==> flow/design.v <==
module Controller(Vppg, Find_Setting, CLK, rst_n, DC_Comp, PGA_Gain, CLK_Filter, LED_IR, LED_RED, IR_ADC_Value, RED_ADC_Value, LED_Drive);
input 		CLK;							 
input 		rst_n;							 
input 		Find_Setting;					 
input[7:0] 	Vppg;							 
output reg 			LED_IR;					 
output reg 			LED_RED;				 
output reg			CLK_Filter;				 
output reg  [3:0] 	LED_Drive;				 
output reg  [3:0] 	PGA_Gain;				 
output reg  [6:0] 	DC_Comp;				 
output reg  [7:0]   IR_ADC_Value;			 
output reg  [7:0]   RED_ADC_Value;			 
parameter 		 MAX_RAND_VOLTAGE = 250;
parameter 		 MIN_RAND_VOLTAGE = 5;
parameter		 MITTEL_VOLTAGE   = 127;
localparam[2:0]  INITIAL 			    = 3'b001;  
localparam[2:0]  IDLE         		    = 3'b010;  
localparam[2:0]  FIND_SETTING			= 3'b000;
localparam[2:0]  SWEEP_DC_COMP  		= 3'b011;  
localparam[2:0]  INCREASE_PGA_GAIN      = 3'b100;  
localparam[2:0]  OSCILLATE   	     	= 3'b101;  
localparam[2:0]  FIRST_DC_COMP   		= 3'b110;  
reg [9:0]  	counter;						 
reg [3:0] 	gaintemp;						
reg [3:0] 	PGA_Gain_IR;					 
reg [3:0] 	PGA_Gain_RED;					 
reg [2:0]   currentState, nextState;		 
reg [7:0]   DC_left, DC_right, DC_Comp_temp;  
reg [6:0]   DC_Comp_IR;						 
reg [6:0]   DC_Comp_RED; 				     
reg [1:0]	red_on_flag; 					 
reg [9:0]   min_index;						 
reg [9:0]   max_index;						 
reg [7:0]  	temp_min;						 
reg [7:0]  	temp_max;						 
reg [3:0]   gaintemp_max;
reg [3:0]   gaintemp_min;
reg 		start;
always@(posedge CLK or negedge rst_n) begin
	if(~rst_n)begin
		currentState  <= INITIAL;	
	end
    else begin 
		currentState  <= nextState;
	end
end
always@(posedge CLK) begin
	if(counter == 999) begin
			counter <= 0;
		end
		else if(counter >= 0) begin
		counter <= counter + 1;
		end
	 case(currentState)
		INITIAL: begin  
			nextState          <= FIND_SETTING;
			counter		       <= 0;
			PGA_Gain_RED 	   <= 0;
			PGA_Gain_IR		   <= 0;
			DC_Comp_temp	   <= 0;
			DC_Comp_IR 	       <= 0;
			DC_Comp_RED        <= 0; 
			red_on_flag        <= 1;  
			temp_min		   <= 255;
			temp_max           <= 0;
			min_index		   <= 0;
			max_index 		   <= 0;
			LED_IR			   <= 0;
			LED_RED			   <= 1;
			PGA_Gain		   <= 4'd0;
			gaintemp  		   <= 15;
			LED_Drive 	       <= 8;
			CLK_Filter         <= 0;
			gaintemp_max       <= 0;
			gaintemp_min       <= 0;
			start <= 0;
			DC_Comp            <= 0;
			IR_ADC_Value       <= 0;
			RED_ADC_Value      <= 0;
		end
		FIND_SETTING: begin  
		if(Find_Setting) begin
			nextState <= IDLE;
			end
		end
		IDLE: begin  
			DC_left	  <= 0;
			DC_right  <= MITTEL_VOLTAGE; 
            case(red_on_flag)   
                0: begin   
					nextState <= FIRST_DC_COMP;
		   		    LED_IR    <= 1;
		            LED_RED   <= 0;
                    DC_Comp   <= 0;
					temp_min  <= 255;
					temp_max  <= 0;
				end
				1: begin   
					nextState <= FIRST_DC_COMP;
		   			LED_IR    <= 0;
		   		    LED_RED   <= 1;
                    DC_Comp   <= 0; 	
					temp_min  <= 255;
					temp_max  <= 0;
				end 
				2: begin   
					if (Vppg < temp_min && LED_RED == 1) begin
		 				temp_min  <= Vppg;
		 				min_index <= counter;  
		 				nextState <= IDLE;
					end
					if (Vppg > temp_max && LED_RED == 1) begin
		 				temp_max  <= Vppg;
		 				max_index <= counter;  
						nextState <= IDLE;
					end
					if (counter == 999 && LED_RED == 1)begin  
						nextState <= SWEEP_DC_COMP;  
					end	
					if(LED_IR == 1) begin
						nextState <= SWEEP_DC_COMP;
					end				    
				end
                default:;
            endcase
		end 
		FIRST_DC_COMP:begin	 
			if ((DC_right - DC_left) > 1)begin 
				if(Vppg < MITTEL_VOLTAGE)begin
					DC_right 	    <= 	DC_Comp;
					DC_Comp_temp	<=  DC_Comp + DC_left;
					DC_Comp  		<=  DC_Comp_temp >>1;
				end else if(Vppg > MITTEL_VOLTAGE)begin
					DC_left 	    <=	DC_Comp;
					DC_Comp_temp 	<=  DC_Comp + DC_right;
					DC_Comp 	    <=  DC_Comp_temp >> 1;
				end else begin
					DC_left			<=	DC_Comp;
					DC_right		<=	DC_Comp;
				end	
			end else begin
				red_on_flag     	<=	 2;
				nextState			<= 	IDLE;					
			end
	    end
		SWEEP_DC_COMP: begin   
				if (counter < (((min_index +max_index) >> 1) + 7) && counter >= (((min_index + max_index) >> 1) - 7))begin 
					if(Vppg < MITTEL_VOLTAGE)begin
						DC_right 	    <= 	DC_Comp;
						DC_Comp_temp	<=  DC_Comp + DC_left;
						DC_Comp  		<=  DC_Comp_temp >>1;
					end else if(Vppg > MITTEL_VOLTAGE)begin
						DC_left 	    <=	DC_Comp;
						DC_Comp_temp    <=  DC_Comp + DC_right;
						DC_Comp 	    <=  DC_Comp_temp >> 1;
					end else begin
						DC_left			<=	DC_Comp;
						DC_right		<=	DC_Comp;
						nextState 		<= INCREASE_PGA_GAIN;
					end	
				end else if (counter >= (((min_index +max_index) >> 1) + 7)) begin 
					nextState	    <= INCREASE_PGA_GAIN;
				end         
		end
		INCREASE_PGA_GAIN: begin  
			if((counter >= max_index) && counter <= (max_index + 4'd15)) begin  
				if(Vppg < MAX_RAND_VOLTAGE) begin
					PGA_Gain <= PGA_Gain + 4'd1;
				end
				else begin
					gaintemp_max <= PGA_Gain;   
				end
				if(counter == (max_index + 4'd15)) begin   
					PGA_Gain <= 4'd0;
					start <= 1;
				end
			end
			if(start) begin
				start <= 0;
				if(2000 < gaintemp_max) begin
					red_on_flag    <= 0 ;
					counter    	   <= 0;  
					if(LED_IR) begin					 
						DC_Comp_IR    <= DC_Comp;		 
						PGA_Gain_IR   <= gaintemp_min; 	 
						nextState     <= OSCILLATE;
						PGA_Gain      <= 4'd0;  
						gaintemp      <= 15;
						gaintemp_max  <= 0;
						gaintemp_min  <= 0;
					end
					if(LED_RED) begin
						DC_Comp_RED   <= DC_Comp;		 
						PGA_Gain_RED  <= gaintemp_min;   
						nextState  	  <= IDLE; 			 
						PGA_Gain   	  <= 4'd0; 			 
						gaintemp      <= 15;
						gaintemp_max  <= 0;
						gaintemp_min  <= 0;
						LED_RED	      <= 0;
						LED_IR	      <= 1;
					end
				end
				else begin	
					red_on_flag 	  <= 0 ;
					counter    	      <= 0;  
					if(LED_IR) begin
						DC_Comp_IR    <= DC_Comp;		     
						PGA_Gain_IR   <= gaintemp_max; 		 
						nextState     <= OSCILLATE;			 
						PGA_Gain      <= 4'd0;  
						gaintemp      <= 15;
						gaintemp_max  <= 0;
						gaintemp_min  <= 0;
						LED_RED	      <= 1;
						LED_IR	      <= 0;
					end
					if(LED_RED) begin
						DC_Comp_RED   <= DC_Comp;			 
						PGA_Gain_RED  <= gaintemp_max;		 
						nextState     <= IDLE; 				 
						PGA_Gain      <= 4'd0; 				 
						gaintemp      <= 15;
						gaintemp_max  <= 0;
						gaintemp_min  <= 0;
						LED_RED	  	  <= 0;
						LED_IR	      <= 1;
					end
				end
			end
		end 
		OSCILLATE: begin  
			CLK_Filter <=~CLK_Filter;  
			if(counter == 9) begin	  
				LED_RED <= ~LED_RED; 
				LED_IR  <= ~LED_IR;
				counter <= 0;  
				if(LED_IR) begin
					DC_Comp  	  <= DC_Comp_RED;
					PGA_Gain 	  <= PGA_Gain_RED;
					IR_ADC_Value  <= Vppg;  
				end
				if(LED_RED) begin
					DC_Comp 	  <= DC_Comp_IR;
					PGA_Gain 	  <= PGA_Gain_IR;
					RED_ADC_Value <= Vppg;  
				end
			end	
		end
		default: nextState <= IDLE;
	endcase
end
endmodule
module FIR_Filter(
    input wire CLK,                  
    input wire CLK_Filter,           
    input wire [7:0] input_data,     
    input wire rst_n,                
    output reg [19:0] output_data    
);
parameter NUM_SHI_REGS = 22;	 
parameter NUM_ADD_REGS = 11;     
reg     [7:0]   shift_regs   [NUM_SHI_REGS-1:0];   
reg     [8:0]   add_regs     [NUM_ADD_REGS-1:0];   
reg 	[16:0]  order[NUM_ADD_REGS-1:0];  
wire    [7:0]   COEFFICIENTS [NUM_ADD_REGS-1:0];   
assign COEFFICIENTS[0]  =    8'd2;
assign COEFFICIENTS[1]  =    8'd10;
assign COEFFICIENTS[2]  =    8'd16;
assign COEFFICIENTS[3]  =    8'd28;
assign COEFFICIENTS[4]  =    8'd43;
assign COEFFICIENTS[5]  =    8'd60;
assign COEFFICIENTS[6]  =    8'd78;
assign COEFFICIENTS[7]  =    8'd95;
assign COEFFICIENTS[8]  =    8'd111;
assign COEFFICIENTS[9]  =    8'd122;
assign COEFFICIENTS[10] =    8'd128;
always @(posedge CLK or negedge rst_n) begin
    if (!rst_n) begin
        shift_regs[0]  <= 8'b0;
        shift_regs[1]  <= 8'b0;
        shift_regs[2]  <= 8'b0;
        shift_regs[3]  <= 8'b0;
        shift_regs[4]  <= 8'b0;
        shift_regs[5]  <= 8'b0;
        shift_regs[6]  <= 8'b0;
        shift_regs[7]  <= 8'b0;
        shift_regs[8]  <= 8'b0;
        shift_regs[9]  <= 8'b0;
        shift_regs[10] <= 8'b0;
        shift_regs[11] <= 8'b0;
        shift_regs[12] <= 8'b0;
        shift_regs[13] <= 8'b0;
        shift_regs[14] <= 8'b0;
        shift_regs[15] <= 8'b0;
        shift_regs[16] <= 8'b0;
        shift_regs[17] <= 8'b0;
        shift_regs[18] <= 8'b0;
        shift_regs[19] <= 8'b0;
        shift_regs[20] <= 8'b0;
        shift_regs[21] <= 8'b0;
        add_regs[0]  <= 9'b0;
        add_regs[1]  <= 9'b0;
        add_regs[2]  <= 9'b0;
        add_regs[3]  <= 9'b0;
        add_regs[4]  <= 9'b0;
        add_regs[5]  <= 9'b0;
        add_regs[6]  <= 9'b0;
        add_regs[7]  <= 9'b0;
        add_regs[8]  <= 9'b0;
        add_regs[9]  <= 9'b0;
        add_regs[10] <= 9'b0;
        order[0]  <= 17'b0;
        order[1]  <= 17'b0;
        order[2]  <= 17'b0;
        order[3]  <= 17'b0;
        order[4]  <= 17'b0;
        order[5]  <= 17'b0;
        order[6]  <= 17'b0;
        order[7]  <= 17'b0;
        order[8]  <= 17'b0;
        order[9]  <= 17'b0;
        order[10] <= 17'b0;
        output_data <= 20'd0;
    end else if (CLK_Filter) begin
        shift_regs[0]  <= input_data;
        shift_regs[1]  <= shift_regs[0];
        shift_regs[2]  <= shift_regs[1];
        shift_regs[3]  <= shift_regs[2];
        shift_regs[4]  <= shift_regs[3];
        shift_regs[5]  <= shift_regs[4];
        shift_regs[6]  <= shift_regs[5];
        shift_regs[7]  <= shift_regs[6];
        shift_regs[8]  <= shift_regs[7];
        shift_regs[9]  <= shift_regs[8];
        shift_regs[10] <= shift_regs[9];
        shift_regs[11] <= shift_regs[10];
        shift_regs[12] <= shift_regs[11];
        shift_regs[13] <= shift_regs[12];
        shift_regs[14] <= shift_regs[13];
        shift_regs[15] <= shift_regs[14];
        shift_regs[16] <= shift_regs[15];
        shift_regs[17] <= shift_regs[16];
        shift_regs[18] <= shift_regs[17];
        shift_regs[19] <= shift_regs[18];
        shift_regs[20] <= shift_regs[19];
        shift_regs[21] <= shift_regs[20];
        add_regs[0]     <= shift_regs[0] + shift_regs[21];
        add_regs[1]     <= shift_regs[1] + shift_regs[20];
        add_regs[2]     <= shift_regs[2] + shift_regs[19];
        add_regs[3]     <= shift_regs[3] + shift_regs[18];
        add_regs[4]     <= shift_regs[4] + shift_regs[17];
        add_regs[5]     <= shift_regs[5] + shift_regs[16];
        add_regs[6]     <= shift_regs[6] + shift_regs[15];
        add_regs[7]     <= shift_regs[7] + shift_regs[14];
        add_regs[8]     <= shift_regs[8] + shift_regs[13];
        add_regs[9]     <= shift_regs[9] + shift_regs[12];
        add_regs[10]    <= shift_regs[10] + shift_regs[11];
        order[0]    <= COEFFICIENTS[0] * add_regs[0];
        order[1]    <= COEFFICIENTS[1] * add_regs[1];
        order[2]    <= COEFFICIENTS[2] * add_regs[2];
        order[3]    <= COEFFICIENTS[3] * add_regs[3];
        order[4]    <= COEFFICIENTS[4] * add_regs[4];
        order[5]    <= COEFFICIENTS[5] * add_regs[5];
        order[6]    <= COEFFICIENTS[6] * add_regs[6];
        order[7]    <= COEFFICIENTS[7] * add_regs[7];
        order[8]    <= COEFFICIENTS[8] * add_regs[8];
        order[9]    <= COEFFICIENTS[9] * add_regs[9];
        order[10]   <= COEFFICIENTS[10] * add_regs[10];
	    output_data <=   order[0] + order[1] + order[2] + order[3] 
                       + order[4] + order[5] + order[6] + order[7] 
                       + order[8] + order[9] + order[10];
    end
end
endmodule
module Controller_FIR (
	input	[7:0] 	VPPG,             
	input 		  	Find_Setting,     
	input 		  	CLK,              
	input 		  	rst_n,            
	output 	[6:0] 	DC_Comp,          
	output 	[3:0] 	pga_Gain,         
	output 		  	LED_IR,           
	output 		  	LED_RED,          
	output  [19:0] 	Out_RED_Filtered, 
	output  [19:0] 	Out_IR_Filtered,  
	output  [3:0] 	LED_Drive         
);
	wire [7:0] IR_ADC_Value, RED_ADC_Value;
	wire 	   CLK_Filter;
	reg        CLK_Filter_q;    
	wire       Filter_En;       
	always @(posedge CLK or negedge rst_n) begin
		if (!rst_n) CLK_Filter_q <= 1'b0;
		else        CLK_Filter_q <= CLK_Filter;
	end
	assign Filter_En = CLK_Filter & ~CLK_Filter_q;
    Controller ct(  .Vppg(VPPG), 
                    .Find_Setting(Find_Setting), 
                    .CLK(CLK), 
                    .rst_n(rst_n), 
                    .DC_Comp(DC_Comp), 
                    .PGA_Gain(pga_Gain), 
                    .CLK_Filter(CLK_Filter), 
                    .LED_IR(LED_IR), 
                    .LED_RED(LED_RED),
                    .IR_ADC_Value(IR_ADC_Value), 
                    .RED_ADC_Value(RED_ADC_Value), 
                    .LED_Drive(LED_Drive)); 
	FIR_Filter red( .CLK(CLK),
                    .CLK_Filter(Filter_En), 
                    .input_data(RED_ADC_Value),
                    .rst_n(rst_n),  
                    .output_data(Out_RED_Filtered));
	FIR_Filter ir(  .CLK(CLK),
                    .CLK_Filter(Filter_En), 
                    .input_data(IR_ADC_Value),
                    .rst_n(rst_n),  
                    .output_data(Out_IR_Filtered));
endmodule
==> flow/run.sh <==
#!/bin/bash
# the make line also repeats each setting of config.mk as NAME=value (left out here)
make -C /OpenROAD-flow-scripts/flow DESIGN_CONFIG=/design/flow/config.mk WORK_HOME=/design/flow/orfs CLKGATE_MAP_FILE= finish
==> flow/config.mk <==
export PLATFORM = sky130hd
export DESIGN_NAME = Controller_FIR
export DESIGN_NICKNAME = Controller_FIR
export VERILOG_FILES = /design/flow/design.v
export SDC_FILE = /design/flow/constraint.sdc
export NUM_CORES = 4
export LEC_CHECK = 0
export CAP_MARGIN = 35
export CELL_PAD_IN_SITES_GLOBAL_PLACEMENT = 0
export CORE_MARGIN = 2
export CORE_UTILIZATION = 15
export GPL_ROUTABILITY_DRIVEN = 0
export MAX_ROUTING_LAYER = met5
export PLACE_DENSITY_LB_ADDON = 0.06
export SETUP_SLACK_MARGIN = -0.93
export SLEW_MARGIN = 20
==> flow/constraint.sdc <==
create_clock -name core_clock -period 9.61 [get_ports {CLK}]
set_input_delay 1.9220 -clock core_clock [delete_from_list [all_inputs] [get_ports {CLK}]]
set_output_delay 1.9220 -clock core_clock [all_outputs]
set_load 0.01 [all_outputs]
==> run summary, run 1 <==
Implementation progress

The number of antenna violations at the first check in global routing is 14. The post-layout worst setup margin stands at 2.54 ns. The utilization after layout stands at 17.9%. In this run, the synthesized area fraction spent on xor and xnor cells is recorded as 4.77%.

OpenSTA, run right after detailed placement, puts the worst setup slack at 2.48 ns. Sorting the synthesized cells by how often they occur yields sky130_fd_sc_hd__nand2_1 (1837), sky130_fd_sc_hd__dfrtp_1 (875), sky130_fd_sc_hd__inv_1 (808). The fmax stands at 141 MHz. For this run, the register share of the synthesized area comes to 37.9%. The pin count of the biggest net entering global routing stands at 167.

The most critical setup path has its endpoint at red.output_data[18]. Among cell families on the critical path, the largest total delay comes from adder cells. Measured against the total synthesized area, the mux share comes to 0.448%. The placement row count stands at 247. According to the floorplan report, the die width is 677 microns. Per the synth stats, the flop cell with the highest instance count is sky130_fd_sc_hd__dfrtp_1. In this run the remaining antenna-violating nets after routing total 0.

The count of hold buffers inserted by post-cts repair stands at 0.

In this run the number of H-tree levels came out at 4. Looking at the reg2reg group, the worst path starts from red.order[1][1].

The OpenROAD report gives the critical path a required time of 10.28 ns. The wire-length estimate of the detail-placed layout is 178 mm. For the final database, setup skew stands at 0.0641 ns. The logs give a warning total of 83. The fraction of post-synthesis cell area in the top cell type by area stands at 32.2%.

The clock slew seen by the registers of the worst setup and hold paths stands at 0.05 ns. Post-CTS repair ended up resizing 0 cells. The transition time recorded at the tightest slew-check pin is 0.881 ns. TritonCTS built the clock tree. The final critical-path required period stands at 7.07 ns.

Per the synthesis report, the adder-cell share of the synthesized area is 27.7%. The pre-antenna-repair detailed-routing pass consisted of 5 iterations. The buffering stage count on the worst path with inverters included stands at 2. The number of enable flip-flop cells stands at 119. In the per-layer breakdown of the detailed-route log, met1 shows 116 mm.

In the final report, the number of hold violations comes to 0. The die is 677 microns tall. After synthesis, the mean cell area works out to 9.63 sq um. The CTS buffer count stands at 155. For reference, the critical path is launched at red.order[1][1]. Yosys shows that the main logic family after synthesis is adder cells. The finished cells cover 81000 sq um.

After Yosys synthesis, and, or, nand and nor cells account for 13.0% of the synthesized area. The synthesis-stage register bit count stands at 1008. After clock tree synthesis, the setup repair step added 0 buffers. The main area contributors are sky130_fd_sc_hd__dfrtp_1 (32%), sky130_fd_sc_hd__fa_1 (14%), sky130_fd_sc_hd__ha_1 (14%), sky130_fd_sc_hd__nand2_1 (10%), sky130_fd_sc_hd__edfxtp_1 (5.3%).

The initial utilization of the core area, before any placement, comes to 15.0%. The netlist uses 78 different library cells.

The layout net count stands at 8345. The total number of vias stands at 46400. Per the run report, area growth between synthesis and finish was 19.3%.

The worst pin sits at a relative slew slack of 41.3%. Per the timing report, the most critical flop-to-flop path finishes at red.output_data[18]. The run finished with no timing, DRC or antenna violations. The accumulated negative setup slack stands at 0 ns. The worst hold path belongs to the class reg -> reg. The number of buffers on the longest clock path stands at 4.

Per the detail_route report, DRC violations left total 0. Of the total synthesized cell area, the portion taken by AND-OR and OR-AND cells is 10.4%. Counting pins that exceed their max-slew limit in the final report gives 0. The detailed-routed wire length on met3 stands at 5.56 mm.

STA classifies the critical path endpoint as a flop. The total clock sinks stands at 1008. By instance count, the cell type seen most on the critical path is sky130_fd_sc_hd__fa_1. The final-report setup violation count stands at 0. In this run the full chip footprint comes out at 458000 sq um.

The sum of met2 wire segment lengths after detailed routing stands at 108 mm. Per the OpenROAD floorplan log, the area of the core is 452000 sq um. The path with the worst hold slack has its endpoint at ct.currentState[1]. In this run the register-to-register setup slack is 2.54 ns. The placed instance area stands at 75800 sq um. In this run, the number of DRC markers left after iteration 0 of detailed routing was 1625.

The proportion of register bits with asynchronous set or reset after synthesis stands at 86.9%. Data arrives at the worst endpoint at 7.74 ns. The share of the cycle needed by the critical path after routing stands at 73.6%.

After detailed routing, the average wire length per cell comes to 17.7 microns. Setup repair after global routing left no endpoint under its margin. The critical path's largest stage delay stands at 0.56 ns. Dividing the detail-routed via count by the number of cells gives 3.51. For this design, the slowest cell found on the critical path is sky130_fd_sc_hd__fa_1. The wire length of the first global-routing pass stands at 351 mm. The startpoint identified for the worst hold timing path is ct.nextState[1]. In the post-synthesis netlist, the cell with the most instances is sky130_fd_sc_hd__nand2_1.

The count of cells along the worst register-to-register path stands at 27. The final wirelength stands at 234 mm. The via count of the first global-routing pass was 50400. The path length in cells of the critical path stands at 27.

The worst setup path is launched from a flop. The netlist area before placement stands at 67900 sq um. Global routing used 10.2% of the available tracks across all layers. The number of I/O pins stands at 68. The report gives the cell count of the worst hold path as 0. The number of max-cap violations stands at 0. As logged by OpenROAD, the buffers inserted on ports number 63. The worst setup path is of the reg -> reg kind.

Yosys printed 6 warnings. The yosys stat cell total stands at 7056. Clock tree synthesis selected as its root buffer the cell sky130_fd_sc_hd__clkbuf_16.

Post-synthesis, Yosys gives the total cell area as 67900 sq um. In this run the worst path has a maximum fanout of 3. Per the synthesis report, the dominant area consumer among library cells is sky130_fd_sc_hd__dfrtp_1. Signal nets in the final route climb as high as met5. The number of instances in the synthesized netlist stands at 7056.

The remaining global-route overflow stands at 0. The source-to-sink clock delay at the later pin of the worst-skew pair stands at 0.87 ns.
-- metal layers --
layer	track usage (%)	vias up
li1	-	23000
met4	2.12	4
met3	1.36	226
met1	14.4	22800
met5	0	-
met2	16.6	320
-- metrics by stage --
step                hold WS (ns)  std cells
floorplan                  0.331       7058
global placement           0.335      12900
detailed placement         0.339      12900
CTS                        0.351      13200
global route               0.351      13200
finish                     0.349      13200
-- final cells by class --
class / instances / area, sq um
fill: 50300 / 371000
antenna: 8 / 20.0
clock buffer: 241 / 4760
timing repair buffer: 120 / 1250
multi-input combinational: 5018 / 38300
tap: 5976 / 7480
clock inverter: 36 / 394
inverter: 808 / 3030
sequential: 1008 / 25800
==> run 2, diff against run 1 <==
Settings changed: ABC_AREA set to 0, CAP_MARGIN 35 to 20, CELL_PAD_IN_SITES_GLOBAL_PLACEMENT 0 to 2, CORE_MARGIN 2 to 4, CORE_UTILIZATION 15 to 38, CTS_CLUSTER_DIAMETER set to 350, GPL_ROUTABILITY_DRIVEN 0 to unset, PLACE_DENSITY_LB_ADDON 0.06 to 0.29, SETUP_SLACK_MARGIN -0.93 to unset, TNS_END_PERCENT set to 25.
Clock period 9.61 ns to 11.9 ns, I/O delays scaled along.
==> run summary, run 2 <==
Implementation progress

The normalized max-slew margin stands at 28.9%. The launch point of the critical path was reported as red.order[1][1]. The final critical-path required period stands at 7.01 ns. For reference, the clock transition at the flip-flops on the worst setup and hold paths is 0.06 ns.

The routed layout has 45900 vias. For this design, the slowest cell found on the critical path is sky130_fd_sc_hd__o41ai_1. The count of buffers inserted at the top-level ports stands at 63. Setup repair after global routing left no endpoint under its margin. After floorplanning, the core was sized to cover 177000 sq um.

The pin count of the biggest net entering global routing stands at 232. The congestion estimate from routability-driven global placement came to 0.865. Summing the sequential cell areas from Yosys gives 37.9% of the chip area. The kind of cell with the highest combined delay along the critical path is adder cells. STA classifies the critical path startpoint as a flop.

The critical path's largest stage delay stands at 0.73 ns. Per the synthesis report, the number of distinct cell types is 78. Hold-check failures listed in the final report amount to 0. The chip area in the Yosys report stands at 67900 sq um. The mean post-synth cell area stands at 9.63 sq um. After synthesis the netlist holds a flip-flop and latch count of 1008. The via count of the first global-routing pass stands at 47300. The die boundary width stands at 431 microns. The number of buffers and inverters on the critical path is 2. The half-perimeter wire length after placement stands at 128 mm.

The share of the synthesized netlist area taken by xor and xnor gates stands at 4.77%. At the end of the flow, the number of nets in the layout was 8285. The number of I/O pins stands at 68. The worst hold path passes through 0 cells. The number of antenna violations at the first check in global routing was 5. The number of instances in the synthesized netlist stands at 7056. The synthesis log from Yosys contains 6 warnings.

The share of the cycle needed by the critical path after routing stands at 58.9%. The number of enable flip-flop cells stands at 119. For reference, the most critical setup path is categorized as reg -> reg. Per the detail_route report, routed wire per instance is 17.9 microns. The most critical min-delay path falls under reg -> reg. The share of synthesized area in the top cell type comes to 32.2%. STA puts the critical path data required time at 12.49 ns. Post-synth the commonest register cell is sky130_fd_sc_hd__dfrtp_1. The total clock sinks stands at 1008. The worst register-to-register path begins at red.order[1][1]. The path length in cells of the critical path stands at 27. The worst setup path is captured at a flop. The run finished with no timing, DRC or antenna violations. Per the synthesis report, the adder-cell share of the synthesized area is 27.7%.

The most common cell in the synthesized netlist is sky130_fd_sc_hd__nand2_1. Per STA, the library cell used most along the worst path is sky130_fd_sc_hd__fa_1. The number of design-rule violations left by the first detailed-router iteration stands at 2662. The area fraction in mux cells stands at 0.448%. The filler cells instantiated in the layout total 17500. In this run the worst setup path terminates at red.output_data[18].

The count of placed standard cells including taps stands at 9267. The highest net fanout along the worst path stands at 3. The first-pass detailed-route iteration total stands at 5. The worst clock skew stands at 0.0236 ns. Looking at the post-CTS report, the setup buffer insertion count equals 0. After synthesis, the largest family of logic cells by area is adder cells.

STA lists the endpoint of the worst register-to-register path as red.output_data[18]. The simple-gate portion of the synthesized area stands at 13.0%. On the critical path the data arrives at 7.60 ns. The post-detailed-route count of antenna-violating nets stands at 0. The count of hold buffers inserted by post-cts repair stands at 0. The placement row count stands at 154. From the final report, the count of setup violators was given as 0.

The starting density of the core stands at 38.4%. The final wirelength stands at 170 mm. The count of tool warnings stands at 79. The CTS buffer count stands at 121. The overall die area stands at 186000 sq um.

The count of cells along the worst register-to-register path stands at 27. The aggregate global-route resource usage stands at 18.7%. Per the OpenROAD floorplan log, the height of the die is 431 microns. The H-tree depth stands at 3. For reference, the top cells by count after synthesis are sky130_fd_sc_hd__nand2_1 (1837), sky130_fd_sc_hd__dfrtp_1 (875), sky130_fd_sc_hd__inv_1 (808).

Yosys reported that registers with async set or reset make up 86.9%. The post-cts repair resize count stands at 0. The average via count per standard cell stands at 4.83.

TritonCTS built the clock tree. In this build the clock could be raised as far as 143 MHz. The source-to-sink clock delay at the later pin of the worst-skew pair stands at 0.75 ns.

The cell type that accounts for the most area after synthesis is sky130_fd_sc_hd__dfrtp_1. No sink is reached through more buffers than the 3 on the longest clock path. The final worst hold slack stands at 0.350 ns. The netlist area before placement stands at 67900 sq um. The cell sitting at the root of the clock tree is a sky130_fd_sc_hd__clkbuf_16.

The post-layout instance count excluding filler cells stands at 9493. The first global-routing pass estimated 274 mm of wire. The register-to-register setup slack stands at 4.89 ns. STA lists the startpoint of the worst hold path as ct.nextState[1].

The accumulated negative setup slack stands at 0 ns. Looking at the hold checks, the worst path lands on ct.currentState[1]. The number of max-cap violations stands at 0. In this run, the synthesized area fraction spent on AND-OR/OR-AND gates is recorded as 10.4%.

The DRC violation count after routing stands at 0. For this design, Yosys synthesis ends with a cell count of 7056. The final max-slew violation count recorded for this run is 0.

The remaining global-route overflow stands at 0. The slew of the pin with the lowest slew margin stands at 1.06 ns.

The main area contributors are sky130_fd_sc_hd__dfrtp_1 (32%), sky130_fd_sc_hd__fa_1 (14%), sky130_fd_sc_hd__ha_1 (14%), sky130_fd_sc_hd__nand2_1 (10%), sky130_fd_sc_hd__edfxtp_1 (5.3%). The relative area change from synthesis to final layout stands at 10.5%.
[run 2: per-layer routing]
| layer | vias to the layer above | routed length, microns | GRT usage, % |
|---|---|---|---|
| met5 | - | 27 | 0 |
| met2 | 503 | 74200 | 28.5 |
| met1 | 22300 | 84400 | 27.6 |
| met3 | 230 | 6090 | 3.02 |
| met4 | 4 | 4900 | 4.83 |
| li1 | 22800 | - | - |
[run 2: layout make-up]
class                           count  area, sq um  area share, %
Clock inverter                     46          518          0.690
Timing Repair Buffer               94          988           1.32
Antenna cell                        1         2.50        0.00333
Tap cell                         2340         2930           3.90
Clock buffer                      178         3560           4.74
Sequential cell                  1008        25800           34.3
Inverter                          808         3030           4.04
Multi-Input combinational cell   5018        38300           51.0
[run 2: per-stage QoR]
| step | util, % | instance area [sq um] | setup WS [ns] |
|---|---|---|---|
| floorplan | - | 67900 | 5.60 |
| global placement | 40.1 | 71000 | 4.78 |
| detailed placement | 40.1 | 71000 | 4.78 |
| CTS | 42.4 | 75100 | 4.76 |
| global route | 42.5 | 75100 | 4.36 |
| finish | 42.5 | 75100 | 4.89 |
==> run 3, diff against run 2 <==
Settings changed: ABC_AREA 0 to 1, CELL_PAD_IN_SITES_GLOBAL_PLACEMENT 2 to unset, CORE_MARGIN 4 to 2, CORE_UTILIZATION 38 to 72, CTS_CLUSTER_DIAMETER 350 to unset, CTS_CLUSTER_SIZE set to 90, MAX_ROUTING_LAYER met5 to unset, PLACE_DENSITY set to 0.65, PLACE_DENSITY_LB_ADDON 0.29 to unset, SLEW_MARGIN 20 to 40, TNS_END_PERCENT 25 to unset.
Clock period 11.9 ns to 4.02 ns, I/O delays scaled along.
==> run summary, run 3 <==
Implementation progress

Per the detail_route report, vias per standard cell equal 5.81. The worst hold path was traced through 0 stages. For the pin with the worst max-slew slack, the measured transition is 0.793 ns.

In this run the core area contains 113 standard-cell rows. Summed over all nets, wire length on met2 after detailed routing comes to 88.2 mm. The worst setup path is launched from a flop. The detailed router finished its first iteration with 5038 violations.

Endpoints failing hold in the final report were tallied at 0. The commonest cells after synthesis are sky130_fd_sc_hd__nand2_1 (2448), sky130_fd_sc_hd__inv_1 (1129), sky130_fd_sc_hd__dfrtp_1 (875). In this design, the largest share of critical-path delay is due to adder cells. Measured along the y axis, the die boundary spans 314 microns.

The number of filler instances in the final layout stands at 5685. Per the hold report, the tightest min-delay path originates at ct.nextState[2]. The synthesis-stage register bit count stands at 1008.

The highest layer touched by signal routing is met5. The synthesis warning total stands at 6. In this run the full chip footprint comes out at 98900 sq um. The STA report counts the stages on the worst setup path as 30.

The half-perimeter wire length after placement stands at 132 mm. The number of max-slew violations in the final report stands at 0. The fraction of post-synthesis cell area in the top cell type by area stands at 31.6%. The fmax stands at 172 MHz. The remaining global-route overflow stands at 0. The CTS buffer count stands at 106. The clock H-tree reported by CTS has 3 levels. The number of antenna violations at the first check in global routing stands at 2. Antenna repair during routing inserted a diode count of 0. The final wirelength stands at 184 mm. By instance count, the cell type seen most on the critical path is sky130_fd_sc_hd__fa_1. The buffering stage count on the worst path with inverters included stands at 6. The worst setup slack after placement stands at -1.76 ns. The final worst hold slack stands at 0.363 ns. The tree is rooted in a sky130_fd_sc_hd__clkbuf_16. The checks that failed were negative setup slack. The slew check shows that the tightest pin keeps a relative margin of 47.1%. Per the synthesis report, the dominant area consumer among library cells is sky130_fd_sc_hd__dfrtp_1. The synthesized design contains 119 enable-type register cells. The final-report setup violation count stands at 38. The buffer_ports step reported a buffer count of 63. After layout, the minimum clock period comes to 5.80 ns. The share of synthesized area occupied by flip-flops and latches stands at 37.1%.

For the worst setup path, the data required time is 4.61 ns. For this design the top-level I/O count stands at 68. The first global-routing pass estimated 290 mm of wire.

For reference, the top cells by area after synthesis are sky130_fd_sc_hd__dfrtp_1 (32%), sky130_fd_sc_hd__fa_1 (14%), sky130_fd_sc_hd__ha_1 (14%), sky130_fd_sc_hd__nand2_1 (13%), sky130_fd_sc_hd__inv_1 (6.1%). Nets still carrying antenna violations after routing amount to 0.

The detailed-routed wire length on met3 stands at 13.9 mm. In the Yosys stats the netlist draws on 55 distinct library cells. The run finished, with violations left. The path with the worst hold slack has its endpoint at ct.currentState[2]. The area recorded from the Yosys report for this design is 69400 sq um. The core region is 95300 sq um.

The finished cells cover 79700 sq um. The critical path ends at red.output_data[19]. The aggregate global-route resource usage stands at 37.0%. In this run the critical register-to-register path is launched from red.order[0][1]. For this run, the detailed router's first-pass iteration total came to 6. OpenSTA lists the critical path startpoint as red.order[0][1]. The netlist area before placement stands at 69400 sq um.

TritonCTS built the clock tree. The worst setup path is of the reg -> reg kind. Setup repair after global routing could not meet its margin everywhere. Cells fill 83.6% of the core in the end. For reference, compound AND-OR and OR-AND cells occupy 9.07% of the area reported after synthesis. The accumulated negative setup slack stands at -39.77 ns. After synthesis, the largest family of logic cells by area is adder cells. Post-synth the commonest register cell is sky130_fd_sc_hd__dfrtp_1.

Of all nets on the critical path, the largest fanout is 5. The report counts max-capacitance violations totalling 0. The starting density of the core stands at 72.8%.

The critical path's largest stage delay stands at 0.54 ns. The tightest min-delay check is of the reg -> reg type. After layout, the worst setup slack is -1.78 ns. The DRC violation total left in the routed layout is recorded as 0. Between clock sinks in the finished design, the worst skew comes to 0.0251 ns. The share of the synthesized netlist area taken by xor and xnor gates stands at 1.17%.

The routed length on met1 stands at 75.2 mm. The proportion of register bits with asynchronous set or reset after synthesis stands at 86.9%. No sink is reached through more buffers than the 3 on the longest clock path. The register-to-register setup slack stands at -1.78 ns.

The yosys stat cell total stands at 8022. The clock slew seen by the registers of the worst setup and hold paths stands at 0.06 ns. According to the finish report, the design has a final net count of 9591. By instance count, the leading cell after synthesis is sky130_fd_sc_hd__nand2_1. The simple-gate portion of the synthesized area stands at 18.1%. The via count of the first global-routing pass stands at 55500.

The routed design shows a wire length per standard cell of 19.0 microns. The worst setup path is captured at a flop. The adder-cell area share of the yosys netlist stands at 27.2%.

Per the STA report, the cell with the highest stage delay on the worst path is sky130_fd_sc_hd__fa_1. The pin count of the biggest net entering global routing stands at 153. Compared with the post-synthesis result, the final layout area differs by 14.9%.

Logic depth along the worst register-to-register path is recorded as 30. The total clock sinks stands at 1008. For the worst reg-to-reg path, the endpoint reported by OpenROAD is red.output_data[19]. The number of instances in the synthesized netlist stands at 8022. Warnings raised by the tools during the run amount to 76.

The placed instance area stands at 73700 sq um. The mean post-synth cell area stands at 8.65 sq um. The OpenROAD report gives the critical path a data arrival time of 6.39 ns. The die boundary width stands at 314 microns. The total number of vias stands at 56400.

The area fraction in mux cells stands at 0%. The last weighted congestion value of the routability-driven placer stands at 0.947. The share of the cycle needed by the critical path after routing stands at 144%.

The clock reaches the later pin of the worst-skew pair after 0.73 ns.
==> run 3: repair_timing <==
| item | 4_1_cts | 5_1_grt |
|---|---|---|
| pin swaps | 108 | 236 |
| cloned | 0 | 1 |
| hold buffers | 0 | 1 |
| buffers inserted | 35 | 47 |
| endpoints found under the hold margin | 0 | 14 |
| resized | 128 | 281 |
| endpoints found under the setup margin | 54 | 98 |
==> run 3: layout make-up <==
cell class                      count  area [sq um]  share of cell area [%]
Sequential cell                  1008         25800                    32.3
Clock buffer                      141          2970                    3.72
Timing Repair Buffer              435          3850                    4.83
Inverter                         1143          4310                    5.40
Clock inverter                     55           840                    1.05
Tap cell                         1265          1580                    1.99
Multi-Input combinational cell   5663         40400                    50.7
==> run 3: layer usage <==
metal,vias to the layer above,track usage [%]
met4,4,11.6
met1,27600,51.7
met3,436,5.92
li1,26200,-
met5,-,0
met2,2190,60.2
==> run 3: metrics by stage <==
step                std cells
floorplan                8024
global placement         9448
detailed placement       9448
CTS                      9674
global route             9710
finish                   9710
==> run 4, diff against run 3 <==
Settings changed: ABC_AREA 1 to unset, CORE_UTILIZATION 72 to 40, CTS_CLUSTER_SIZE 90 to unset, PLACE_DENSITY 0.65 to unset, SETUP_SLACK_MARGIN set to 0.3, SLEW_MARGIN 40 to 20.
Clock period 4.02 ns to 7.24 ns, I/O delays scaled along.
==> run summary, run 4 <==
Implementation progress

The flow ran to the end and the layout has no timing, DRC or antenna violations. The overall die area stands at 173000 sq um. The clock slew seen by the registers of the worst setup and hold paths stands at 0.06 ns.

The count of tool warnings stands at 87. The fmax stands at 153 MHz. On the critical path, the stage with the largest delay is an instance of sky130_fd_sc_hd__fa_1. The timing report shows the most common cell along the critical path to be sky130_fd_sc_hd__fa_1. The slew check shows that the tightest pin keeps a relative margin of 23.8%.

The proportion of register bits with asynchronous set or reset after synthesis stands at 86.9%. The count of placed standard cells including taps stands at 9146.

The yosys stat cell total stands at 7056. The relative area change from synthesis to final layout stands at 10.4%. The number of antenna violations at the first check in global routing came to 1. Per the final report, max-transition violations number 0. STA classifies the critical path endpoint as a flop. The synthesized netlist contains 78 unique library cells. The wire length of the first global-routing pass stands at 261 mm. Total global-route track usage over all layers is 18.9%. The count of cells along the worst register-to-register path stands at 29.

The starting density of the core stands at 40.2%. The core region is 169000 sq um. The share of the Yosys chip area taken by registers is 37.9%. After technology mapping, the gate count stands at 7056. In this run the horizontal extent of the chip is 416 microns. The stat command in Yosys gives a chip area of 67900 sq um. In the post-synthesis netlist, the cell with the most instances is sky130_fd_sc_hd__nand2_1. For this run, the detailed router reports a per-instance via density of 4.94. According to the timing report, the arrival time at the worst endpoint equals 7.19 ns.

The final-report setup violation count stands at 0. Summed over all layers, the global routing overflow is 0. The placement row count stands at 151. OpenSTA lists the critical path endpoint as ir.output_data[19]. Per STA, the startpoint of the critical path is ir.order[1][1]. The wire length per cell after detailed routing stands at 17.1 microns. The placement summary gives the final routability congestion estimate as 0.852. For reference, the mux area share after synthesis is 0.448%. The clock tree has to reach 1008 sinks. The half-perimeter wire length after placement stands at 121 mm.

The number of design-rule violations left by the first detailed-router iteration stands at 2954. The timing report attributes the biggest portion of critical-path delay to adder cells. The synthesized design spends more area on one cell type than any other, namely sky130_fd_sc_hd__dfrtp_1. In this run the critical register-to-register path is launched from ir.order[1][1]. TritonCTS built the clock tree.

The critical path endpoint has a required time of 7.89 ns. The utilization after layout stands at 44.3%. Summed over all layers, the routed wires come to 160 mm. The synthesis-stage register bit count stands at 1008.

For the worst-skew pair, the clock arrives at the later sink with an insertion delay of 0.75 ns. The total number of vias stands at 46300. Per the detail_route report, DRC violations left total 0. The hold path depth stands at 0. The CTS buffer count stands at 113.

The number of max-cap violations stands at 0. Setup repair after global routing could not meet its margin everywhere. Warnings reported by Yosys during synthesis add up to 6.

The die boundary height stands at 416 microns. Among all flip-flop cells after synthesis, the most frequent one is sky130_fd_sc_hd__dfrtp_1. The post-synth count of flops with an enable pin is 119. The mean post-synth cell area stands at 9.63 sq um. The count of buffers inserted at the top-level ports stands at 63. The fraction of post-synthesis cell area in the top cell type by area stands at 32.2%. In this run the register-to-register setup slack is 0.70 ns. After Yosys synthesis, full adders, half adders and majority gates account for 27.7% of the synthesized area. The netlist area before placement stands at 67900 sq um.

Of all nets on the critical path, the largest fanout is 3. The path with the worst hold slack has its endpoint at ct.currentState[2].

The critical path's largest stage delay stands at 0.54 ns. The worst setup path is launched from a flop. The pin count of the biggest net entering global routing stands at 223. In this run the clock root is driven by a sky130_fd_sc_hd__clkbuf_16.

Adding up every negative setup slack in the final design gives 0 ns. The post-layout instance count excluding filler cells stands at 9361. The slew of the pin with the lowest slew margin stands at 1.14 ns. Per the CTS log, the maximum H-tree level is 3. The first-pass detailed-route iteration total stands at 7. The count of hold buffers inserted by post-cts repair stands at 0. For reference, XOR and XNOR gates occupy 4.77% of the area reported after synthesis. The final timing report derives a shortest allowable period of 6.54 ns. During I/O placement, the number of pins put on the boundary was 68. Among the non-sequential cells, adder cells take the most area. Sorting the synthesized cells by area gives the leading types as sky130_fd_sc_hd__dfrtp_1 (32%), sky130_fd_sc_hd__fa_1 (14%), sky130_fd_sc_hd__ha_1 (14%), sky130_fd_sc_hd__nand2_1 (10%), sky130_fd_sc_hd__edfxtp_1 (5.3%). By count the netlist is led by sky130_fd_sc_hd__nand2_1 (1837), sky130_fd_sc_hd__dfrtp_1 (875), sky130_fd_sc_hd__inv_1 (808). The simple-gate portion of the synthesized area stands at 13.0%. The layout net count stands at 8278. For the final database, setup skew stands at 0.0345 ns. The number of buffers on the longest clock path stands at 3. In this run the most critical hold path is launched from ct.nextState[2]. In this run the worst hold path is classified as reg -> reg. The post-detailed-route count of antenna-violating nets stands at 0. The via count of the first global-routing pass is 47300. Post-route period utilization is reported as 90.3%. The post-synthesis share of cell area spent on and-or and or-and gates stands at 10.4%. Hold-check failures listed in the final report amount to 0. The endpoint identified for the worst register-to-register timing path is ir.output_data[19]. The path length in cells of the critical path stands at 29. By startpoint and endpoint, the worst setup path is classified as reg -> reg. Together, buffers and inverters on the worst path number 5.
run 4: area by class of cell:
| cell class | instances | area, sq um |
|---|---|---|
| repair buffers | 95 | 1000 |
| inverters | 808 | 3030 |
| clock inverters | 55 | 744 |
| multi-input cells | 5018 | 38400 |
| clock buffers | 157 | 3310 |
| flip-flops and latches | 1008 | 25800 |
| well taps | 2218 | 2780 |
| fillers | 16200 | 94100 |
| diodes | 2 | 5.00 |
run 4: through the flow:
step / worst slack [ns] / hold slack [ns] / cell area, sq um
5_1_grt: 0.274 / 0.355 / 75000
2_1_floorplan: 0.935 / 0.331 / 67900
4_1_cts: 0.439 / 0.353 / 74900
3_3_place_gp: 0.493 / 0.334 / 70900
6_report: 0.702 / 0.350 / 75000
3_5_place_dp: 0.470 / 0.340 / 70900
run 4: per-layer routing:
layer	wire, microns	track usage [%]
met5	0	0
met4	5200	5.71
met3	4910	2.31
met2	75300	30.9
met1	74700	26.2
run 4: repair_timing:
| item | CTS | global route |
|---|---|---|
| buffers inserted | 0 | 1 |
| setup endpoints to repair | 0 | 7 |
| resized | 0 | 15 |
==> run 5, diff against run 4 <==
Settings changed: ABC_AREA set to 1, CORE_UTILIZATION 40 to 72, CTS_CLUSTER_SIZE set to 98, SETUP_SLACK_MARGIN 0.3 to unset.
Clock period 7.24 ns to 4.25 ns, I/O delays scaled along.
==> run summary, run 5 <==
Implementation progress

The slew of the pin with the lowest slew margin stands at 1.06 ns. The max-slew check reports its worst relative slack as 29.1%. Across all setup checks in the final design, the least slack found is -1.51 ns. Per the synth stats, the proportion of register bits with asynchronous set or reset is 86.9%.

The count of buffers inserted at the top-level ports stands at 63. Of the combinational cells, the family taking the most area is adder cells. For the worst reg-to-reg path, the startpoint reported by OpenROAD is red.order[0][3]. The overall die size recorded for this design is 98900 sq um.

Clock latency on the worst-skew pair, taken at its later pin, is 0.71 ns. Counting cells, the worst reg-to-reg path comes to 28. TritonCTS built the clock tree. The run finished, with violations left.

In this run the worst path has a maximum fanout of 4. The worst clock skew stands at 0.0196 ns. STA classifies the critical path endpoint as a flop. The timing report notes that buffer and inverter cells on the critical path total 5. The critical path is of the reg -> reg type. The path length in cells of the critical path stands at 28. The register-to-register setup slack stands at -1.51 ns. The synthesis-stage register bit count stands at 1008. The yosys stat cell total stands at 8022. In this run the maximum-capacitance check reported violations numbering 0. The number of instances in the synthesized netlist stands at 8022. Measured along the x axis, the die boundary spans 314 microns. The count of different cell masters after synthesis stands at 55. In this run, the synthesized area fraction spent on and/or/nand/nor cells is recorded as 18.1%. In this run, the synthesized area fraction spent on adder and majority cells is recorded as 27.2%. The biggest area contributor in the post-synthesis netlist is sky130_fd_sc_hd__dfrtp_1. The chip area in the Yosys report stands at 69400 sq um.

The area fraction in mux cells stands at 0%. The half-perimeter wire length after placement stands at 131 mm. The reasons given for failing layout checks are negative setup slack. The floorplan step defined a core boundary enclosing 95300 sq um. The post-route utilization of the core is recorded as 82.1%.

The accumulated negative setup slack stands at -33.02 ns. The average via count per standard cell stands at 5.75. Post-route period utilization is reported as 136%. Yosys instantiated no cell more often than sky130_fd_sc_hd__nand2_1. Before placement the cells fill 72.8% of the core. The final critical-path required period stands at 5.76 ns. The commonest register cell is sky130_fd_sc_hd__dfrtp_1. The diode insertion count for antenna repair stands at 0. After detailed placement, the design holds a cell count of 9382.

From the final report, the count of setup violators was given as 29. The share of the synthesized netlist area taken by xor and xnor gates stands at 1.17%. The relative area change from synthesis to final layout stands at 12.8%. CTS placed an instance of sky130_fd_sc_hd__clkbuf_16 at the clock tree root. The number of I/O pins stands at 68. The mean post-synth cell area stands at 8.65 sq um. The first-pass detailed-route iteration total stands at 8.

For this run, the top clock speed supported by timing is 174 MHz. The clock H-tree reported by CTS has 3 levels. The number of design-rule violations left by the first detailed-router iteration stands at 4619.

Setup repair after global routing could not meet its margin everywhere. The critical path starts at red.order[0][3]. The total clock sinks stands at 1008.

The final wirelength stands at 177 mm. Endpoints failing hold in the final report were tallied at 0. Global routing finished with a remaining overflow of 0.

The OpenROAD report gives the critical path a required time of 4.87 ns. The wire length per cell after detailed routing stands at 18.4 microns. The fraction of post-synthesis cell area in the top cell type by area stands at 31.6%. The last weighted congestion value of the routability-driven placer stands at 0.953. The synthesis warning total stands at 6.

TritonRoute reported its final design rule violation total as 0. Per STA, the endpoint of the critical path is red.output_data[17]. The via count of the first global-routing pass is 54800. Per the detail_route report, the via count comes to 55300. Max-slew check failures listed in the final report amount to 0.

Among cell families on the critical path, the largest total delay comes from adder cells. The number of filler instances in the final layout stands at 6120. The timing report gives the clock slew at the launch and capture registers of the worst setup and hold paths as 0.06 ns. In this run, synthesis inferred 119 flip-flops with an integrated enable. The worst register-to-register path ends at red.output_data[17]. On the critical path, the stage with the largest delay is an instance of sky130_fd_sc_hd__fa_1. Hold repair after CTS inserted 0 buffers.

The longest clock path from root to sink contains 3 buffers. The critical path's largest stage delay stands at 0.54 ns. The die boundary height stands at 314 microns.

Entering global routing, the biggest net connects 213 pins. The CTS buffer count stands at 107. The report lists the number of standard-cell rows as 113.

Counting stages on the worst path, the most repeated cell is sky130_fd_sc_hd__fa_1. The layout net count stands at 9504. Summing the sequential cell areas from Yosys gives 37.1% of the chip area.

The count of tool warnings stands at 72. The post-detailed-route count of antenna-violating nets stands at 0. The wire length of the first global-routing pass stands at 286 mm. After Yosys synthesis, AND-OR and OR-AND compound gates account for 9.07% of the synthesized area. The finished layout holds 9622 standard cells, fillers aside. The endpoint arrival time on the critical path stands at 6.38 ns.

Sorting the synthesized cells by how often they occur yields sky130_fd_sc_hd__nand2_1 (2448), sky130_fd_sc_hd__inv_1 (1129), sky130_fd_sc_hd__dfrtp_1 (875). In the global route stage, overall resource usage came out at 36.4%. The tightest min-delay check is of the in -> async type. The final worst hold slack stands at 0.206 ns. The worst setup path is launched from a flop.

The number of antenna violations at the first check in global routing came to 0. The mapped netlist covers 69400 sq um. The main area contributors are sky130_fd_sc_hd__dfrtp_1 (32%), sky130_fd_sc_hd__fa_1 (14%), sky130_fd_sc_hd__ha_1 (14%), sky130_fd_sc_hd__nand2_1 (13%), sky130_fd_sc_hd__inv_1 (6.1%).
==> run 5: layout make-up <==
type	instances	area, sq um	area share [%]
multi-input cells	5663	39900	51.0
flip-flops and latches	1008	25800	32.9
inverters	1143	4300	5.50
clock buffers	150	3070	3.93
repair buffers	347	3070	3.92
well taps	1265	1580	2.02
clock inverters	46	561	0.716
==> run 5: repair_timing <==
item                       CTS  global route
pin swaps                   90           114
buffers inserted            29            24
resized                    111           169
setup endpoints to repair   50            87
==> run 5: routing by layer <==
metal / vias up / wire (microns) / global-route usage [%]
met4: 0 / 6580 / 12.1
met2: 1916 / 82700 / 57.7
li1: 26000 / - / -
met3: 397 / 13200 / 6.18
met1: 27000 / 74700 / 51.6
met5: - / 0 / 0
==> run 5: metrics by stage <==
step | setup WS, ns | instance area (sq um)
CTS | -1.46 | 77500
global route | -1.80 | 78300
finish | -1.51 | 78300
floorplan | -1.13 | 69700
global placement | -1.44 | 73100
detailed placement | -1.57 | 73100
==> run 6, diff against run 5 <==
Settings changed: ABC_AREA 1 to unset, CORE_UTILIZATION 72 to 63, CTS_CLUSTER_SIZE 98 to unset.
Clock period 4.25 ns to 6.04 ns, I/O delays scaled along.
==> run summary, run 6 <==
Implementation progress

The pin count of the biggest net entering global routing stands at 231. The diode insertion count for antenna repair stands at 0. The highest net fanout along the worst path stands at 3.

The count of buffers inserted at the top-level ports stands at 63. The first-pass detailed-route iteration total stands at 6. The post-layout worst setup margin stands at -0.264 ns.

The normalized max-slew margin stands at 28.5%. STA classifies the critical path startpoint as a flop. Looking at the max-slew report, the worst-margin pin has a slew of 1.07 ns. The cell-mix breakdown from Yosys lists the compound-gate area share as 10.4%. The area taken by multi-input combinational cells is reported as 38900 sq um. The CTS report gives the tree buffer count as 110. The post-detailed-route count of antenna-violating nets stands at 0. Per the synthesis report, the number of distinct cell types is 78.

The number of max-cap violations stands at 0. On the critical path, the stage with the largest delay is an instance of sky130_fd_sc_hd__fa_2. According to the timing report, the critical path is launched from red.order[0][1]. The worst setup path is captured at a flop. Sorting the synthesized cells by how often they occur yields sky130_fd_sc_hd__nand2_1 (1837), sky130_fd_sc_hd__dfrtp_1 (875), sky130_fd_sc_hd__inv_1 (808).

Checking hold timing, the worst path is listed with class reg -> reg. The mean post-synth cell area stands at 9.63 sq um. The final wirelength stands at 158 mm. The number of antenna violations at the first check in global routing came to 3. The H-tree generated during clock tree synthesis spans 3 levels. The wire length of the first global-routing pass stands at 259 mm.

The cell-mix breakdown from Yosys lists the XOR/XNOR area share as 4.77%. The final-report setup violation count stands at 14. The number of I/O pins stands at 68. The final design instance area without fill stands at 74900 sq um. STA puts the critical path data arrival time at 6.88 ns. The simple-gate portion of the synthesized area stands at 13.0%. For the worst min-delay path, the startpoint reported by OpenROAD is ct.nextState[2]. Sorting the synthesized cells by area gives the leading types as sky130_fd_sc_hd__dfrtp_1 (32%), sky130_fd_sc_hd__fa_1 (14%), sky130_fd_sc_hd__ha_1 (14%), sky130_fd_sc_hd__nand2_1 (10%), sky130_fd_sc_hd__edfxtp_1 (5.3%).

The worst clock skew stands at 0.0256 ns. The register-to-register setup slack stands at -0.26 ns. In this run the vertical extent of the chip is 332 microns.

The cell type that accounts for the most area after synthesis is sky130_fd_sc_hd__dfrtp_1. The launch point of the worst register-to-register path is recorded as red.order[0][1]. The count of tool warnings stands at 88. TritonCTS built the clock tree. The via count of the first global-routing pass was 48000. The worst path in the final design needs a cycle of 6.30 ns, including I/O delays and setup. The source-to-sink clock delay at the later pin of the worst-skew pair stands at 0.73 ns. The path length in cells of the critical path stands at 25.

The critical path is of the reg -> reg type. The area fraction in mux cells stands at 0.448%. Summed over its instances, the top area cell type makes up 32.2% of the synthesized netlist area. The worst endpoint required time stands at 6.61 ns. For this run the aggregate overflow at the end of global routing stands at 0. During synthesis, Yosys emitted a total of 6 warnings. The chip area in the Yosys report stands at 67900 sq um. For this run, the detailed router reports a per-instance via density of 5.47. The HPWL after detailed placement is 119 mm. The placed instance area stands at 70300 sq um.

The report puts the cell count of the worst reg-to-reg path at 25. The sequential cells in the finished layout cover a total of 25800 sq um. After detailed routing, the average wire length per cell comes to 18.3 microns. Grouping non-sequential cells by family puts the most area in adder cells. Yosys reported a register bit count of 1008. The die covers 110000 sq um. The hold path depth stands at 0. Summed over all routing layers, the global router reports a total usage of 29.6%. Looking at the cell usage after synthesis, the top flip-flop cell is sky130_fd_sc_hd__dfrtp_1. The number of instances in the synthesized netlist stands at 7056.

The clock slew seen by the registers of the worst setup and hold paths stands at 0.07 ns. In the final design database the tool counted 8357 nets. Per the placement report, the placed cell count is 8384. The number of failing hold endpoints at the final stage stands at 0. The fmax stands at 159 MHz. The share of the Yosys chip area taken by registers is 37.9%. Looking at the clock tree report, the root buffer type is sky130_fd_sc_hd__clkbuf_16. The relative area change from synthesis to final layout stands at 10.2%. The run finished, with violations left. In this design, the stage delay of the slowest critical-path cell is 0.56 ns. The netlist area before placement stands at 67900 sq um. The layout checks failed on negative setup slack. The number of design-rule violations left by the first detailed-router iteration stands at 3113. The core region area stands at 107000 sq um.

The synthesized design contains 119 enable-type register cells. The finished layout holds 8620 standard cells, fillers aside. In the hold report, the worst path ends at ct.currentState[2].

The DRC violation count after routing stands at 0. The filler cells instantiated in the layout total 8341. By instance count, the leading cell after synthesis is sky130_fd_sc_hd__nand2_1. The placement row count stands at 120.

According to the floorplan report, the die width is 332 microns. The last weighted congestion value of the routability-driven placer stands at 0.909. The share of the cycle needed by the critical path after routing stands at 104%. The total clock sinks stands at 1008.

The proportion of register bits with asynchronous set or reset after synthesis stands at 86.9%. For the worst reg-to-reg path, the endpoint reported by OpenROAD is red.output_data[18]. The buffering stage count on the worst path with inverters included stands at 2. The total number of vias stands at 47200. The starting density of the core stands at 63.5%. The number of max-slew violations in the final report stands at 0. Counting along the longest clock path gives a buffer depth of 3. Among cell families on the critical path, the largest total delay comes from adder cells. The cell-mix breakdown from Yosys lists the adder-cell area share as 27.7%.

The yosys stat cell total stands at 7056. Setup repair after global routing could not meet its margin everywhere. The timing report shows the most common cell along the critical path to be sky130_fd_sc_hd__a21oi_2. The capture point of the critical path was reported as red.output_data[18].
## run 6: final cells by class
type / count / area share [%]
clock buffers: 162 / 4.30
clock inverters: 44 / 0.693
inverters: 808 / 4.06
multi-input cells: 5018 / 52.0
flip-flops and latches: 1008 / 34.4
well taps: 1403 / 2.34
repair buffers: 177 / 2.24
## run 6: routing by layer
layer	GRT usage, %	part of all wire, %	routed length [microns]
met4	6.22	2.0	3200
met5	0	0	0
met3	4.41	4.8	7510
met2	45.6	45	70800
met1	44.7	48	76300
## run 6: through the flow
stage	utilization, %	setup slack [ns]	TNS (ns)	hold slack [ns]
finish	70.0	-0.264	-2.33	0.351
global route	70.0	-0.550	-6.51	0.368
CTS	69.6	-0.369	-2.34	0.360
detailed placement	65.7	-0.475	-4.43	0.349
global placement	65.7	-0.318	-2.03	0.333
floorplan	-	-0.00990	-0.00990	0.331
## run 6: what timing repair did
action,CTS,global route
gates resized,78,66
buffers inserted,22,17
hold buffers,0,0
setup endpoints to repair,17,20
pin swaps,93,101
endpoints found under the hold margin,0,0
==> run 7, diff against run 6 <==
Settings changed: ABC_AREA set to 1, CORE_UTILIZATION 63 to 72, CTS_CLUSTER_SIZE set to 34, PLACE_DENSITY set to 0.65, SETUP_SLACK_MARGIN set to 1.08, SLEW_MARGIN 20 to 5.
Clock period 6.04 ns to 4.07 ns, I/O delays scaled along.
==> run summary, run 7 <==
Implementation progress

Dividing the final minimum period by the clock period gives 145%. The data required time reported for the critical path is 4.67 ns.

By count the netlist is led by sky130_fd_sc_hd__nand2_1 (2448), sky130_fd_sc_hd__inv_1 (1129), sky130_fd_sc_hd__dfrtp_1 (875). The number of enable flip-flop cells stands at 119. Nets still carrying antenna violations after routing amount to 0. Sorting the synthesized cells by area gives the leading types as sky130_fd_sc_hd__dfrtp_1 (32%), sky130_fd_sc_hd__fa_1 (14%), sky130_fd_sc_hd__ha_1 (14%), sky130_fd_sc_hd__nand2_1 (13%), sky130_fd_sc_hd__inv_1 (6.1%). The total clock sinks stands at 1008. The adder-cell area share of the yosys netlist stands at 27.2%.

The CTS buffer count stands at 105. The area fraction in mux cells stands at 0%.

Among cell families on the critical path, the largest total delay comes from adder cells. The number of buffers on the longest clock path stands at 3. The post-layout worst setup margin stands at -1.83 ns. The starting density of the core stands at 72.8%. The worst setup path is launched from a flop. According to the floorplan report, the placeable core area is 95300 sq um. The number of max-slew violations in the final report stands at 0. In the CTS report, the clock slew at the register clock pins of the worst setup and hold paths is listed as 0.06 ns. According to the dpl log, the detail-placed design has an HPWL of 135 mm.

Checking max transition, the worst relative margin is 29.0%. The first detailed-routing pass ran for 13 iterations. Detailed routing inserted a total of 59200 vias. The register-to-register setup slack stands at -1.83 ns. The mapped netlist covers 69400 sq um. Counting stages on the worst path, the most repeated cell is sky130_fd_sc_hd__fa_1. CTS built an H-tree with a depth of 3. In this run the worst setup path terminates at ir.output_data[13]. The utilization after layout stands at 85.8%. The top cell type by area accounts for 31.6% of the synthesized area. The number of instances in the synthesized netlist stands at 8022.

The post-synthesis share of cell area spent on and-or and or-and gates stands at 9.07%. Yosys shows that the main logic family after synthesis is adder cells. The launch point of the worst register-to-register path is recorded as ir.order[0][7]. For reference, the most critical setup path is categorized as reg -> reg.

The mean post-synth cell area stands at 8.65 sq um. The total overflow left after global routing is 0. Summed over all instances, the cell type with the most area after synthesis is sky130_fd_sc_hd__dfrtp_1. For this run, the top clock speed supported by timing is 170 MHz. In this run the core area contains 113 standard-cell rows.

OpenSTA lists the critical path startpoint as ir.order[0][7]. The slew of the pin with the lowest slew margin stands at 1.07 ns. The worst setup path is captured at a flop. The skew report gives the latency at the later pin of the worst-skew pair as 0.74 ns. The pin count of the biggest net entering global routing stands at 209. In this run the layout overhead on the synthesized area is reported as 17.8%.

For reference, the final report shows the hold violation count at 0. The report lists the violated layout checks as negative setup slack. The final critical-path required period stands at 5.90 ns. The buffer_ports step reported a buffer count of 63.

The worst register-to-register path ends at ir.output_data[13]. After synthesis the netlist holds a flip-flop and latch count of 1008. The timing report shows that the slowest cell on the worst path is sky130_fd_sc_hd__fa_1.

The synthesized netlist devotes 18.1% of its cell area to simple gates. Setup repair after global routing could not meet its margin everywhere. The post-CTS hold buffer count recorded in the log is 0. The number of I/O pins stands at 68. Yosys mapped the design onto 55 distinct sky130hd cell types.

The average via count per standard cell stands at 6.08. STA lists the maximum fanout along the critical path as 5. Max-cap violations in this run came to 0. Yosys stat counts 8022 cells in the synthesized netlist. Total global-route track usage over all layers is 39.1%. Yosys printed 6 warnings.

Clock tree synthesis selected as its root buffer the cell sky130_fd_sc_hd__clkbuf_16. TritonCTS built the clock tree. For this run, the slowest stage of the critical path takes 0.57 ns. The routed design shows a wire length per standard cell of 21.2 microns. The most frequently used library cell after synthesis is sky130_fd_sc_hd__nand2_1. The end-of-flow timing check tallies setup violations at 47. The first global-routing pass estimated 305 mm of wire. The DRC violation count after routing stands at 0. In the final timing run, aggregate negative setup slack is -47.56 ns. The synthesized netlist has a Yosys-reported chip area of 69400 sq um. The overall die area stands at 98900 sq um. Once placement completed, the tool counted placed cells totaling 9350.

The placement summary gives the final routability congestion estimate as 0.947. For the final database, setup skew stands at 0.0420 ns. The run finished, with violations left. Per the synth stats, the proportion of register bits with asynchronous set or reset is 86.9%. The die boundary width stands at 314 microns. For this run, the register share of the synthesized area comes to 37.1%.

Per the synthesis report, the XOR/XNOR share of the synthesized area is 1.17%. Walking the critical path from launch to capture passes 25 cell instances. The number of antenna violations at the first check in global routing stands at 5. After the first detailed-routing iteration, the DRC count stood at 7303. The worst register-to-register path has a depth of 25. The endpoint arrival time on the critical path stands at 6.49 ns. The buffering stage count on the worst path with inverters included stands at 6. The via count of the first global-routing pass stands at 57400. The synthesis report names the predominant flop master as sky130_fd_sc_hd__dfrtp_1. The post-layout instance count excluding filler cells stands at 9742. The path class of the tightest hold or removal check is in -> async.

The routed design has 206 mm of wire. The vertical die dimension reported for this design is 314 microns. The count of tool warnings stands at 82. The layout net count stands at 9617.
-- run 7: final cells by class --
| class | instances | area, sq um |
|---|---|---|
| flip-flops and latches | 1008 | 25800 |
| inverters | 1143 | 4330 |
| well taps | 1265 | 1580 |
| multi-input cells | 5663 | 41900 |
| repair buffers | 462 | 4280 |
| fillers | 5031 | 13500 |
| clock buffers | 145 | 3030 |
| diodes | 2 | 5.00 |
| clock inverters | 54 | 862 |
-- run 7: routing by layer --
metal | routed length [microns] | vias up | track usage (%)
met4 | 9680 | 2 | 11.2
met5 | 13 | - | 0
met2 | 95700 | 3308 | 62.6
met3 | 21200 | 871 | 7.85
met1 | 79600 | 28700 | 54.7
li1 | - | 26300 | -
-- run 7: through the flow --
step / setup slack (ns) / area [sq um] / hold slack [ns]
floorplan: -1.31 / 70500 / 0.331
global placement: -1.65 / 73800 / 0.344
detailed placement: -1.69 / 73800 / 0.360
CTS: -1.58 / 79700 / 0.119
global route: -1.97 / 81800 / 0.164
finish: -1.83 / 81800 / 0.124
-- run 7: what timing repair did --
action | CTS | global route
setup endpoints to repair | 166 | 184
gates cloned | 1 | 0
pin swaps | 236 | 299
resized | 288 | 326
setup buffers | 92 | 98
